== north ==
Design asx_soupbintcp_itch, start of the top module:
module asx_soupbintcp_itch (
    input  wire        clk,
    input  wire        rst,
    input  wire        ip_payload_valid,
    input  wire [7:0]  ip_payload_data,
    input  wire        ip_payload_start,
    input  wire        ip_payload_end,
    output wire [15:0] tcp_src_port,
    output wire [15:0] tcp_dst_port,
    output wire [31:0] tcp_seq_num,
    output wire [31:0] tcp_ack_num,
    output wire [3:0] tcp_data_offset,
    output wire [7:0] tcp_flags,
    output wire [15:0] tcp_window,
    output wire tcp_flag_syn,
    output wire tcp_flag_ack,
    output wire tcp_flag_fin,
    output wire tcp_flag_rst,
    output wire tcp_flag_psh,
    output wire tcp_header_valid,
    output wire tcp_parse_error,
    output wire session_active,
    output wire [63:0] session_sequence,
    output wire [7:0] pkt_type,
    output wire pkt_type_valid,
    output wire pkt_heartbeat,
    output wire pkt_login_accepted,
    output wire pkt_login_rejected,
    output wire pkt_end_session,
    output wire [31:0] seq_data_count,
    output wire [31:0] heartbeat_count,
    output wire parse_error,
    output wire msg_valid,
    output wire [7:0] msg_type,
    output wire msg_error,
    output wire [31:0] timestamp,
    output wire [63:0] order_id,
    output wire [31:0] orderbook_id,
    output wire side,
    output wire add_order_valid,
    output wire add_order_start,
    output wire [63:0] quantity,
    output wire [31:0] price,
    output wire [15:0] order_attributes,
    output wire order_executed_valid,
    output wire [63:0] exec_quantity,
    output wire order_cancel_valid,
    output wire order_delete_valid,
    output wire order_replace_valid,
    output wire directory_valid,
    output wire system_event_valid,
    output wire [7:0] event_code,
    output wire [31:0] total_messages,
    output wire [31:0] parse_errors
);
Size: about 680 I/O pins.
Settings: LEC_CHECK=0, ABC_AREA=1, CAP_MARGIN=20, CORE_MARGIN=2, CORE_UTILIZATION=72, CTS_CLUSTER_DIAMETER=315, CTS_CLUSTER_SIZE=97, MAX_ROUTING_LAYER=met4, PLACE_DENSITY_LB_ADDON=0.08, SETUP_SLACK_MARGIN=0.72, SLEW_MARGIN=20; clock period 2.71 ns.
run.sh (not shown) runs the stock make flow with config.mk's settings and CLKGATE_MAP_FILE=.
north got as far as global routing, where a tool error ended the run.
Modified inputs, south compared to north
- CTS_CLUSTER_DIAMETER: 315 -> 397
- MAX_ROUTING_LAYER: met4 -> unset
- SETUP_SLACK_MARGIN: 0.72 -> 0.3
- CTS_CLUSTER_SIZE: 97 -> unset
- PLACE_DENSITY_LB_ADDON: 0.08 -> unset
- the clock period (ns, I/O delays scaled along): 2.71 -> 1.25
### Flow results
south did not finish; a tool error ended it in detailed placement.
From north to south, yosys stat chip area did not move at all.
Per the comparison of south with north, number of enable-type register cells in the synthesized netlist did not really move; initial core utilization stayed essentially flat; die size held steady; adder and majority cell fraction of the synthesized area barely changed; total cells reported by yosys after synthesis did not really move.
Post-synthesis net count: north vs south identical
Taking north as the reference, in south complex-gate fraction of the synthesized area held, area after synthesis held, weighted congestion reported at the end of routability-driven placement went down 0.033.

* * *

asx_soupbintcp_itch again, from the RTL that the note above started with.
export LEC_CHECK = 0
export ABC_AREA = 1
export CAP_MARGIN = 20
export CELL_PAD_IN_SITES_GLOBAL_PLACEMENT = 3
export CORE_MARGIN = 2
export CORE_UTILIZATION = 32
export CTS_CLUSTER_DIAMETER = 377
export HOLD_SLACK_MARGIN = 0.11
export MAX_ROUTING_LAYER = met5
export PLACE_DENSITY_LB_ADDON = 0.16
export SETUP_SLACK_MARGIN = 0.43
export SLEW_MARGIN = 0
create_clock -name core_clock -period 2.4 [get_ports {clk}]
The baseline reached the layout checks and failed them: negative setup slack.
Then changed:
==> flow/config.mk (replaced) <==
export PLATFORM = sky130hd
export DESIGN_NAME = asx_soupbintcp_itch
export DESIGN_NICKNAME = asx_soupbintcp_itch
export VERILOG_FILES = /design/flow/design.v
export SDC_FILE = /design/flow/constraint.sdc
export NUM_CORES = 4
export LEC_CHECK = 0
export CAP_MARGIN = 20
export CORE_MARGIN = 2
export CORE_UTILIZATION = 9
export SLEW_MARGIN = 20
==> flow/constraint.sdc (replaced) <==
create_clock -name core_clock -period 7.24 [get_ports {clk}]
set_input_delay 1.4480 -clock core_clock [delete_from_list [all_inputs] [get_ports {clk}]]
set_output_delay 1.4480 -clock core_clock [all_outputs]
set_load 0.01 [all_outputs]
Result: With this change the flow finished clean; synthesized area fell by 7.1%; cell count grows by 34%; hold slack improves by 13 ps; final area went down by 3.7%; synthesized cell count goes down by 23%; setup slack is better by 3500 ps.
Then changed:
--- a/flow/config.mk
+++ b/flow/config.mk
@@ -9,3 +9,3 @@
 export CORE_MARGIN = 2
-export CORE_UTILIZATION = 9
+export CORE_UTILIZATION = 71
 export SLEW_MARGIN = 20
==> flow/constraint.sdc (replaced) <==
create_clock -name core_clock -period 3.63 [get_ports {clk}]
set_input_delay 0.7260 -clock core_clock [delete_from_list [all_inputs] [get_ports {clk}]]
set_output_delay 0.7260 -clock core_clock [all_outputs]
set_load 0.01 [all_outputs]
What happened:
- This time the run failed in global routing (5_1_grt) on GRT-0232
- die size is lower by 87%
- synthesized cell count stays the same
- area after synthesis is unchanged
Then changed:
--- a/flow/config.mk
+++ b/flow/config.mk
@@ -9,3 +9,4 @@
 export CORE_MARGIN = 2
-export CORE_UTILIZATION = 71
+export CORE_UTILIZATION = 57
+export CTS_CLUSTER_SIZE = 29
 export SLEW_MARGIN = 20
==> flow/constraint.sdc (replaced) <==
create_clock -name core_clock -period 2.02 [get_ports {clk}]
set_input_delay 0.4040 -clock core_clock [delete_from_list [all_inputs] [get_ports {clk}]]
set_output_delay 0.4040 -clock core_clock [all_outputs]
set_load 0.01 [all_outputs]
- This time the run completed and failed the layout checks on negative setup slack
- die area came out higher by 24%
- synthesized cell count stays the same
- synthesized area does not change
Then changed:
--- a/flow/config.mk
+++ b/flow/config.mk
@@ -9,4 +9,3 @@
 export CORE_MARGIN = 2
-export CORE_UTILIZATION = 57
-export CTS_CLUSTER_SIZE = 29
+export CORE_UTILIZATION = 70
 export SLEW_MARGIN = 20
==> flow/constraint.sdc (replaced) <==
create_clock -name core_clock -period 1.45 [get_ports {clk}]
set_input_delay 0.2900 -clock core_clock [delete_from_list [all_inputs] [get_ports {clk}]]
set_output_delay 0.2900 -clock core_clock [all_outputs]
set_load 0.01 [all_outputs]
Effect: With this change the flow ended with an error in detailed placement (3_5_place_dp); synthesized cell count is unchanged; die area decreases by 18%; area after synthesis is unchanged.
Then changed:
--- a/flow/config.mk
+++ b/flow/config.mk
@@ -9,3 +9,5 @@
 export CORE_MARGIN = 2
-export CORE_UTILIZATION = 70
+export CORE_UTILIZATION = 64
+export CTS_CLUSTER_SIZE = 36
+export SETUP_SLACK_MARGIN = 0.6
 export SLEW_MARGIN = 20
==> flow/constraint.sdc (replaced) <==
create_clock -name core_clock -period 2.02 [get_ports {clk}]
set_input_delay 0.4040 -clock core_clock [delete_from_list [all_inputs] [get_ports {clk}]]
set_output_delay 0.4040 -clock core_clock [all_outputs]
set_load 0.01 [all_outputs]
The changed run did not get past clock tree synthesis (4_1_cts), error DPL-0038.
Synthesized area stays the same.
Die area increases by 9.2%.
Synthesized cell count does not change.

* * *

Setup of run Z:
Starting RTL as in the previous note.
clock: 2.33 ns
lec_check: 0
cap_margin: 20
core_aspect_ratio: 1.03
core_margin: 2
core_utilization: 68
cts_cluster_size: 36
gpl_timing_driven: 1
slew_margin: 40
Run Z: aborted in 4_1_cts (tool error)
Relative to run Z, the following input files were edited for run G:
- a change of CORE_ASPECT_RATIO from 1.03 to 1.54
- a change of CORE_UTILIZATION from 68 to 66
- a deleted CTS_CLUSTER_SIZE that had been 36
- a change of the clock period (ns, I/O delays scaled along) from 2.33 to 3.36
==> results <==
- Run G -> run Z: number of distinct library cell variants in the gate-level netlist after synthesis delta 0, exact match
- Against run Z, run G reports a placer's final routability congestion estimate that is higher.
- Area of the placeable core: run G > run Z
- Between run Z and run G, pre-CTS setup slack is higher for run G, run Z comes in under that.
- Run G ended up with a lower post-placement cell count than run Z did.
- Run G vs. run Z: chip area line of the yosys report held steady, full die area grew by about 3%.
- Run G: flow completed, timing, DRC and antenna clean

* * *

Starting RTL as in the previous note.
==> flow/config.mk <==
export PLATFORM = sky130hd
export DESIGN_NAME = asx_soupbintcp_itch
export DESIGN_NICKNAME = asx_soupbintcp_itch
export VERILOG_FILES = /design/flow/design.v
export SDC_FILE = /design/flow/constraint.sdc
export NUM_CORES = 4
export LEC_CHECK = 0
export CAP_MARGIN = 20
export CORE_ASPECT_RATIO = 1.54
export CORE_MARGIN = 2
export CORE_UTILIZATION = 65
export GPL_TIMING_DRIVEN = 1
export SLEW_MARGIN = 40
==> flow/constraint.sdc <==
create_clock -name core_clock -period 3.36 [get_ports {clk}]
set_input_delay 0.6720 -clock core_clock [delete_from_list [all_inputs] [get_ports {clk}]]
set_output_delay 0.6720 -clock core_clock [all_outputs]
set_load 0.01 [all_outputs]
The starting point completed without violations.
Next try:
--- a/flow/config.mk
+++ b/flow/config.mk
@@ -11 +11 @@
-export CORE_UTILIZATION = 65
+export CORE_UTILIZATION = 57
==> flow/constraint.sdc (replaced) <==
create_clock -name core_clock -period 2.33 [get_ports {clk}]
set_input_delay 0.4660 -clock core_clock [delete_from_list [all_inputs] [get_ports {clk}]]
set_output_delay 0.4660 -clock core_clock [all_outputs]
set_load 0.01 [all_outputs]
After rerunning: The changed run finished but fails on negative setup slack; sequential share of layout area goes down by 3.1 points; maximum frequency goes up by 12%; critical path depth goes up by 4; total power goes up by 41%; sequential power goes up by 44%.
Next try:
--- a/flow/config.mk
+++ b/flow/config.mk
@@ -9 +8,0 @@
-export CORE_ASPECT_RATIO = 1.54
@@ -11,3 +10,2 @@
-export CORE_UTILIZATION = 57
-export GPL_TIMING_DRIVEN = 1
-export SLEW_MARGIN = 40
+export CORE_UTILIZATION = 40
+export SLEW_MARGIN = 20
==> flow/constraint.sdc (replaced) <==
create_clock -name core_clock -period 3.83 [get_ports {clk}]
set_input_delay 0.7660 -clock core_clock [delete_from_list [all_inputs] [get_ports {clk}]]
set_output_delay 0.7660 -clock core_clock [all_outputs]
set_load 0.01 [all_outputs]
Outcome:
- This time the run passed the timing, design-rule and antenna checks
- first-iteration DRC count went down by 10%
- die size went up by 42%
- via count went down by 8.6%
Next try:
--- a/flow/config.mk
+++ b/flow/config.mk
@@ -8,0 +9 @@
+export CORE_ASPECT_RATIO = 0.5
@@ -10 +11 @@
-export CORE_UTILIZATION = 40
+export CORE_UTILIZATION = 62
==> flow/constraint.sdc (replaced) <==
create_clock -name core_clock -period 2.51 [get_ports {clk}]
set_input_delay 0.5020 -clock core_clock [delete_from_list [all_inputs] [get_ports {clk}]]
set_output_delay 0.5020 -clock core_clock [all_outputs]
set_load 0.01 [all_outputs]
Result: The changed run finished but fails on negative setup slack; sequential cell count does not change; wire length decreases slightly; maximum frequency increases by a quarter to a third.
Power and IR drop assume default switching activity.
